try-yarrow:
// top
module top(
    input           clk,
    input           rst,
    input           enable,
    input           mode,
    input           valid, 
    input   [4:0]   id,
    input   [3:0]   gridX,
    input   [3:0]   gridY,
	output 	[11:0]	gray_addr,
	output			gray_ren,
	input	[7:0]	gray_rdata,
    output  [11:0]  lbp_addr,
    output          lbp_wen,
	output			lbp_ren,
    input   [7:0]   lbp_rdata,
	output	[7:0] 	lbp_wdata,
	output	[24:0]	theta,
	output			theta_valid,
	input	[24:0]	cos_data,
	input			cos_valid,
	input	[24:0]	sin_data,
	input			sin_valid,
	output			lbp_finish,
    output  [7:0]   id_addr,
    output  [4:0]   id_wdata,
    output          id_wen,
    output          id_ren,
    input   [4:0]   id_rdata,
    output  [20:0]  hist_addr_train,
    output  [7:0]   hist_wdata_train,
    output          hist_wen_train,
    output          hist_ren_train,
    input   [7:0]   hist_rdata_train,
    output  [13:0]  hist_addr_predict,
    output  [7:0]   hist_wdata_predict,
    output          hist_wen_predict,
    output          hist_ren_predict,
    input   [7:0]   hist_rdata_predict,  
    output          hcu_finish,
    output          done,
    output  [4:0]   label,
    output  [17:0]  minDistance
);
Settings: LEC_CHECK=0, CAP_MARGIN=20, CORE_MARGIN=2, CORE_UTILIZATION=72, CTS_CLUSTER_SIZE=63, HOLD_SLACK_MARGIN=0.29, PLACE_DENSITY_LB_ADDON=0.0, SETUP_SLACK_MARGIN=-0.54, SLEW_MARGIN=20; clock period 6.32 ns.
run.sh (not shown) runs the stock make flow with config.mk's settings and CLKGATE_MAP_FILE=.
try-yarrow -> stages 100% | layout checks FAIL | negative setup slack
Changes in try-lagoon relative to try-yarrow:
- a deleted PLACE_DENSITY_LB_ADDON that had been 0.0
- a deleted HOLD_SLACK_MARGIN that had been 0.29
- a change of CTS_CLUSTER_SIZE from 63 to 16
- a deleted SETUP_SLACK_MARGIN that had been -0.54
- a change of the clock period (ns, I/O delays scaled along) from 6.32 to 7.69
Notes after the runs:
- Going from try-yarrow to try-lagoon, sequential share of layout area essentially unchanged; final standard cell utilization of the core lost 0.95 points; via count essentially unchanged.
- Against try-yarrow, try-lagoon comes in 1.45 ns higher on minimum setup slack after placement.
- Setup slack delta (try-lagoon − try-yarrow): favourable
- Number of inverters outside the clock class in the layout: try-lagoon vs try-yarrow identical
- Comparing try-yarrow and try-lagoon, the higher relative slew slack is on try-lagoon.
- Compared with try-yarrow, try-lagoon shows a total negative setup slack that is 39.49 ns higher.
- Nothing crashed in try-lagoon and all stages finished; the problem is that the final layout failed, the offending checks being negative setup slack.
- Re met2 routed wirelength: try-yarrow was lower than try-lagoon.
- Summary of try-lagoon over try-yarrow: post-detailed-routing wire length now larger, clock network fraction of design power now larger.
### try-lagoon -> try-umber
- CTS_CLUSTER_DIAMETER now 375, previously not set
- ABC_AREA now 1, previously not set
- CTS_CLUSTER_SIZE no longer set, was 16
- the clock period (ns, I/O delays scaled along) now 6.78, was 7.69
==> results <==
Of try-umber and try-lagoon, only try-umber never reached the final stage. Stage in which a tool error killed try-umber: global routing (5_1_grt). Summary of try-umber over try-lagoon: synthesized cell count picked up an extra about 18%, post-cts resize count picked up an extra 494, chip area line of the yosys report picked up an extra about 4%.
[inputs] try-cedar vs try-umber
- CORE_UTILIZATION: 72 -> 57
- ABC_AREA: 1 -> unset
- CTS_CLUSTER_DIAMETER: 375 -> unset
--- outcome ---
- Although try-cedar finished all stages, its layout failed final checks on negative setup slack.
- | post-synthesis simple-gate area fraction | lower: try-cedar |
- For standard-cell row count, dividing the value from try-umber by the value from try-cedar gives 0.902.
- try-cedar: post-synthesis instance area is 3.8% lower than what try-umber reported.
- Overall die area in try-cedar is 21% above try-umber.
- Re die extent in x: try-umber and try-cedar aren't equal, and the lower value belongs to try-umber.
- Looking at number of distinct library cell variants in the gate-level netlist after synthesis, try-cedar sits above try-umber.
## Diff of input files: try-quartz against try-cedar
- putting CTS_CLUSTER_SIZE at 36 where nothing was set
- putting SETUP_SLACK_MARGIN at 3.53 where nothing was set
- swapping 57 for 71 in CORE_UTILIZATION
- swapping 6.78 for 12.4 in the clock period (ns, I/O delays scaled along)
Results
try-quartz ran to completion and came out clean on the timing, design-rule and antenna checks.
Complete run, failing final checks: try-cedar, reason negative setup slack.
Delta (try-quartz minus try-cedar): static leakage power shows a reduction of 6.1%, share of the core filled by cells before placement shows an increase of 14 points, detailed-route wire length on metal 1 shows a reduction of about 16%, internal power summed over all cells shows a reduction of 59%.
When the final numbers for try-cedar and try-quartz were put side by side, the wire length reported by the detailed router turned out to be greater in try-cedar.
Status: clock input transition at the sequential cells of the worst setup and hold paths parity (try-quartz, try-cedar)
Compared with try-cedar, try-quartz is more frugal on power.
try-cedar reports its source of the critical timing path as M1.ty[0]$_DFFE_PP_ while try-quartz reports M1.tx[6]$_DFFE_PP_.
No activity file was given, so power comes from the tool's default toggle rates.
